Setup of v28:
## GameModeEazy
module GameModeEazy(
input wire clk,
input wire rst,
input wire load,
input wire [63:0] load_board,
input wire [3:0]btn,
input wire [3:0]mode,
output wire [63:0] num,
output wire [15:0] judge
    );
Size in the first run: about 6800 cells after synthesis, ~69 flip-flops, roughly 45000 um2 of cells after synthesis.
export LEC_CHECK = 0
export ABC_AREA = 0
export CAP_MARGIN = 20
export CELL_PAD_IN_SITES_GLOBAL_PLACEMENT = 3
export CORE_ASPECT_RATIO = 1.62
export CORE_MARGIN = 2
export CORE_UTILIZATION = 30
export CTS_CLUSTER_DIAMETER = 253
export CTS_CLUSTER_SIZE = 96
export GPL_ROUTABILITY_DRIVEN = 1
export SLEW_MARGIN = 0
export TNS_END_PERCENT = 15
create_clock -name core_clock -period 28.0 [get_ports {clk}]
run.sh (not shown) runs the stock make flow with config.mk's settings and CLKGATE_MAP_FILE=.
The inputs of v42 differ from those of v28 as listed below.
Settings: changing SLEW_MARGIN from 0 to 15; setting PLACE_DENSITY to 0.94 for the first time; setting GPL_TIMING_DRIVEN to 1 for the first time; removing GPL_ROUTABILITY_DRIVEN (formerly 1); setting MIN_ROUTING_LAYER to met1 for the first time; setting HOLD_SLACK_MARGIN to 0.21 for the first time; removing CTS_CLUSTER_DIAMETER (formerly 253); changing CORE_UTILIZATION from 30 to 40; changing CAP_MARGIN from 20 to 30; removing CORE_ASPECT_RATIO (formerly 1.62); removing ABC_AREA (formerly 0); changing CTS_CLUSTER_SIZE from 96 to 28; setting MAX_ROUTING_LAYER to met5 for the first time; changing TNS_END_PERCENT from 15 to 40.
Results
- Lower largest net degree at the start of global routing among v28 and v42: v28
- Of v28 and v42, the run reporting the higher longest individual stage delay on the worst path was v42.
- Taking v28 as 1.0, v42 lands at 0.841 on non-clock buffer count.
diff inputs: v42 => v33
Settings: swapping 40 for 27 in CORE_UTILIZATION; clearing MIN_ROUTING_LAYER, which used to be met1; swapping 30 for 20 in CAP_MARGIN; putting CTS_CLUSTER_DIAMETER at 322 where nothing was set; swapping 40 for 5 in TNS_END_PERCENT; clearing MAX_ROUTING_LAYER, which used to be met5; swapping 15 for 20 in SLEW_MARGIN; swapping 28 for 100 in CTS_CLUSTER_SIZE; putting ABC_AREA at 0 where nothing was set; clearing GPL_TIMING_DRIVEN, which used to be 1; clearing CELL_PAD_IN_SITES_GLOBAL_PLACEMENT, which used to be 3; swapping 0.21 for 0.27 in HOLD_SLACK_MARGIN; clearing PLACE_DENSITY, which used to be 0.94.
[summary]
Lower ratio of routed vias to standard cells among v42 and v33: v33
On required time of the critical path, v42 tracks v33 almost exactly.
Compared v33 vs v42, and number of global-route vias before repair is up in v33.
Edits applied to the flow inputs when going from v33 to v13:
Settings: HOLD_SLACK_MARGIN removed (was 0.27); CORE_UTILIZATION changed from 27 to 40; CTS_CLUSTER_SIZE removed (was 100); CTS_CLUSTER_DIAMETER removed (was 322); ABC_AREA removed (was 0); TNS_END_PERCENT removed (was 5); PLACE_DENSITY_LB_ADDON newly set to 0.11; SLEW_MARGIN changed from 20 to 15.
Findings:
Relative to v33, maximum fanout encountered on the critical timing path decreased by 4 in v13. Number of non-filler instances in the completed layout on v13 is down relative to v33. Looking only at count of nets after finishing, and setting everything else aside, the higher value of v13 and v33 goes to v33. Final worst-path setup slack: v13 < v33.


yarrow:
GameModeEazy again, from the RTL that the note above started with.
clock: 24.2 ns
lec_check: 0
cap_margin: 0
core_margin: 2
core_utilization: 71
cts_cluster_diameter: 136
cts_cluster_size: 24
max_routing_layer: met4
setup_slack_margin: 3.32
slew_margin: 20
Status: yarrow FAILED at 5_1_grt (tool error)
#### Input delta (sierra over yarrow)
Settings: a deleted MAX_ROUTING_LAYER that had been met4; a deleted SETUP_SLACK_MARGIN that had been 3.32; a change of CAP_MARGIN from 0 to 20; a change of CORE_UTILIZATION from 71 to 30; an added GPL_ROUTABILITY_DRIVEN of 1; a deleted CTS_CLUSTER_SIZE that had been 24; a deleted CTS_CLUSTER_DIAMETER that had been 136; a change of the clock period (ns, I/O delays scaled along) from 24.2 to 27.6.
==> results <==
The flow did not stop early for sierra: all stages ran, and the layout cleared the timing, design-rule and antenna checks.
Looking only at buffers inserted during post-CTS setup optimization, and setting everything else aside, the lower value of yarrow and sierra goes to sierra.
As far as synthesized netlist net count goes, yarrow and sierra are indistinguishable; the numbers are identical.
Minimum setup slack after placement (higher): sierra
Between yarrow and sierra, the difference in cell count listed in synth_stat.txt is negligible.
Going from yarrow to sierra, standard cell core area +0.087 mm^2; synthesized cell count ~0 delta; chip height +about 50%; share of synthesized area occupied by flip-flops and latches ~0 delta.
Final HPWL from detailed placement: sierra > yarrow
yarrow -> sierra: area of the die increased by more than 100%
Status: total CTS buffers parity (sierra, yarrow)
### sierra -> maple
Settings: CORE_UTILIZATION now 41, was 30.
==> comparison <==
Per the comparison of maple with sierra, utilization rose 10 points; total area of multi-input combinational cells saw an increase.
The fraction of the cycle the final worst path needs number comes out lower for sierra vs maple.


Starting RTL as in the previous note.
clock: 13.4 ns
lec_check: 0
cap_margin: 20
core_margin: 2
core_utilization: 72
cts_cluster_size: 93
gpl_routability_driven: 1
place_density_lb_addon: 0.22
setup_slack_margin: 3.36
slew_margin: 20
The first run died in 3_5_place_dp (DPL-0038).
Then changed:
--- a/flow/config.mk
+++ b/flow/config.mk
@@ -8,8 +8,6 @@
 export CAP_MARGIN = 20
 export CORE_MARGIN = 2
-export CORE_UTILIZATION = 72
-export CTS_CLUSTER_SIZE = 93
+export CORE_UTILIZATION = 58
 export GPL_ROUTABILITY_DRIVEN = 1
-export PLACE_DENSITY_LB_ADDON = 0.22
-export SETUP_SLACK_MARGIN = 3.36
 export SLEW_MARGIN = 20
+export TNS_END_PERCENT = 5
==> flow/constraint.sdc (replaced) <==
create_clock -name core_clock -period 22.9 [get_ports {clk}]
set_input_delay 4.5800 -clock core_clock [delete_from_list [all_inputs] [get_ports {clk}]]
set_output_delay 4.5800 -clock core_clock [all_outputs]
set_load 0.01 [all_outputs]
The new run failed in 5_1_grt.
Synthesized area is unchanged.
Die area rises by 24%.
Synthesized cell count is unchanged.
Then changed:
--- a/flow/config.mk
+++ b/flow/config.mk
@@ -8,6 +8,5 @@
 export CAP_MARGIN = 20
 export CORE_MARGIN = 2
-export CORE_UTILIZATION = 58
+export CORE_UTILIZATION = 28
 export GPL_ROUTABILITY_DRIVEN = 1
 export SLEW_MARGIN = 20
-export TNS_END_PERCENT = 5
==> flow/constraint.sdc (replaced) <==
create_clock -name core_clock -period 33.1 [get_ports {clk}]
set_input_delay 6.6200 -clock core_clock [delete_from_list [all_inputs] [get_ports {clk}]]
set_output_delay 6.6200 -clock core_clock [all_outputs]
set_load 0.01 [all_outputs]
With this change the flow finished with timing, DRC and antenna clean.
Synthesized cell count stays the same.
Synthesized area is unchanged.
Die size climbs by 110%.


Setup of harbor:
Starting RTL as in the previous note.
clock: 24.2 ns
lec_check: 0
cap_margin: 20
core_margin: 2
core_utilization: 72
cts_cluster_diameter: 133
cts_cluster_size: 24
setup_slack_margin: 3.32
slew_margin: 20
Status(harbor) = ERROR, stage = global routing (5_1_grt)
Edits applied to the flow inputs when going from harbor to willow:
diff --git a/flow/config.mk b/flow/config.mk
--- a/flow/config.mk
+++ b/flow/config.mk
@@ -8,7 +8,5 @@
 export CAP_MARGIN = 20
 export CORE_MARGIN = 2
-export CORE_UTILIZATION = 72
-export CTS_CLUSTER_DIAMETER = 133
-export CTS_CLUSTER_SIZE = 24
-export SETUP_SLACK_MARGIN = 3.32
+export CORE_UTILIZATION = 51
+export GPL_ROUTABILITY_DRIVEN = 1
 export SLEW_MARGIN = 20
==> flow/constraint.sdc <==
create_clock -name core_clock -period 21.3 [get_ports {clk}]
set_input_delay 4.2600 -clock core_clock [delete_from_list [all_inputs] [get_ports {clk}]]
set_output_delay 4.2600 -clock core_clock [all_outputs]
set_load 0.01 [all_outputs]
[summary]
Comparing willow against harbor, there is no change at all in number of flip-flops and latches in the synthesized netlist.
Post-synthesis cell type count: willow vs harbor identical
Die boundary width for willow: 19% up relative to harbor
willow did not finish: a tool error stopped it during global routing (5_1_grt).
Measured against harbor, the total die size of willow comes out at 1.4 times the reference value.
Comparing willow against harbor, there is no change at all in buffer levels on the longest clock path.
Edits applied to the flow inputs when going from willow to zinc:
diff --git a/flow/config.mk b/flow/config.mk
--- a/flow/config.mk
+++ b/flow/config.mk
@@ -8,5 +8,5 @@
 export CAP_MARGIN = 20
 export CORE_MARGIN = 2
-export CORE_UTILIZATION = 51
+export CORE_UTILIZATION = 30
 export GPL_ROUTABILITY_DRIVEN = 1
 export SLEW_MARGIN = 20
==> flow/constraint.sdc <==
create_clock -name core_clock -period 28.0 [get_ports {clk}]
set_input_delay 5.6000 -clock core_clock [delete_from_list [all_inputs] [get_ports {clk}]]
set_output_delay 5.6000 -clock core_clock [all_outputs]
set_load 0.01 [all_outputs]
--- outcome ---
The flow did not stop early for zinc: all stages ran, and the layout cleared the timing, design-rule and antenna checks.
Between willow and zinc, the flow reports sum of net half-perimeters after detailed placement increasing slightly.
Core area deteriorates in zinc relative to willow.
Die area came out higher on zinc than on willow.
Reported for zinc and willow, synthesized cell count turned out identical to the last digit.
| die height | zinc vs willow | 30% higher |
Of zinc and willow, willow shows the higher core utilization at floorplan, with zinc below it.
Changes observed in zinc relative to willow: placement row count picked up an extra 31%; synthesis area per yosys neither gained nor lost much.
Post-synthesis share of cell area spent on xor and xnor gates: zinc vs willow identical
From zinc to willow, clock tree buffer depth did not move at all.
Looking at number of instances in the placed design across zinc and willow, the one that comes out higher is willow.
--- input diff zinc..indigo ---
diff --git a/flow/config.mk b/flow/config.mk
--- a/flow/config.mk
+++ b/flow/config.mk
@@ -6,7 +6,10 @@
 export NUM_CORES = 4
 export LEC_CHECK = 0
-export CAP_MARGIN = 20
+export CAP_MARGIN = 5
+export CELL_PAD_IN_SITES_GLOBAL_PLACEMENT = 3
 export CORE_MARGIN = 2
-export CORE_UTILIZATION = 30
-export GPL_ROUTABILITY_DRIVEN = 1
-export SLEW_MARGIN = 20
+export CORE_UTILIZATION = 40
+export MAX_ROUTING_LAYER = met4
+export PLACE_DENSITY_LB_ADDON = 0.11
+export SLEW_MARGIN = 15
+export TNS_END_PERCENT = 90
Findings:
Comparing non-clock buffer count in the final layout for indigo and zinc, the bigger number came from zinc.
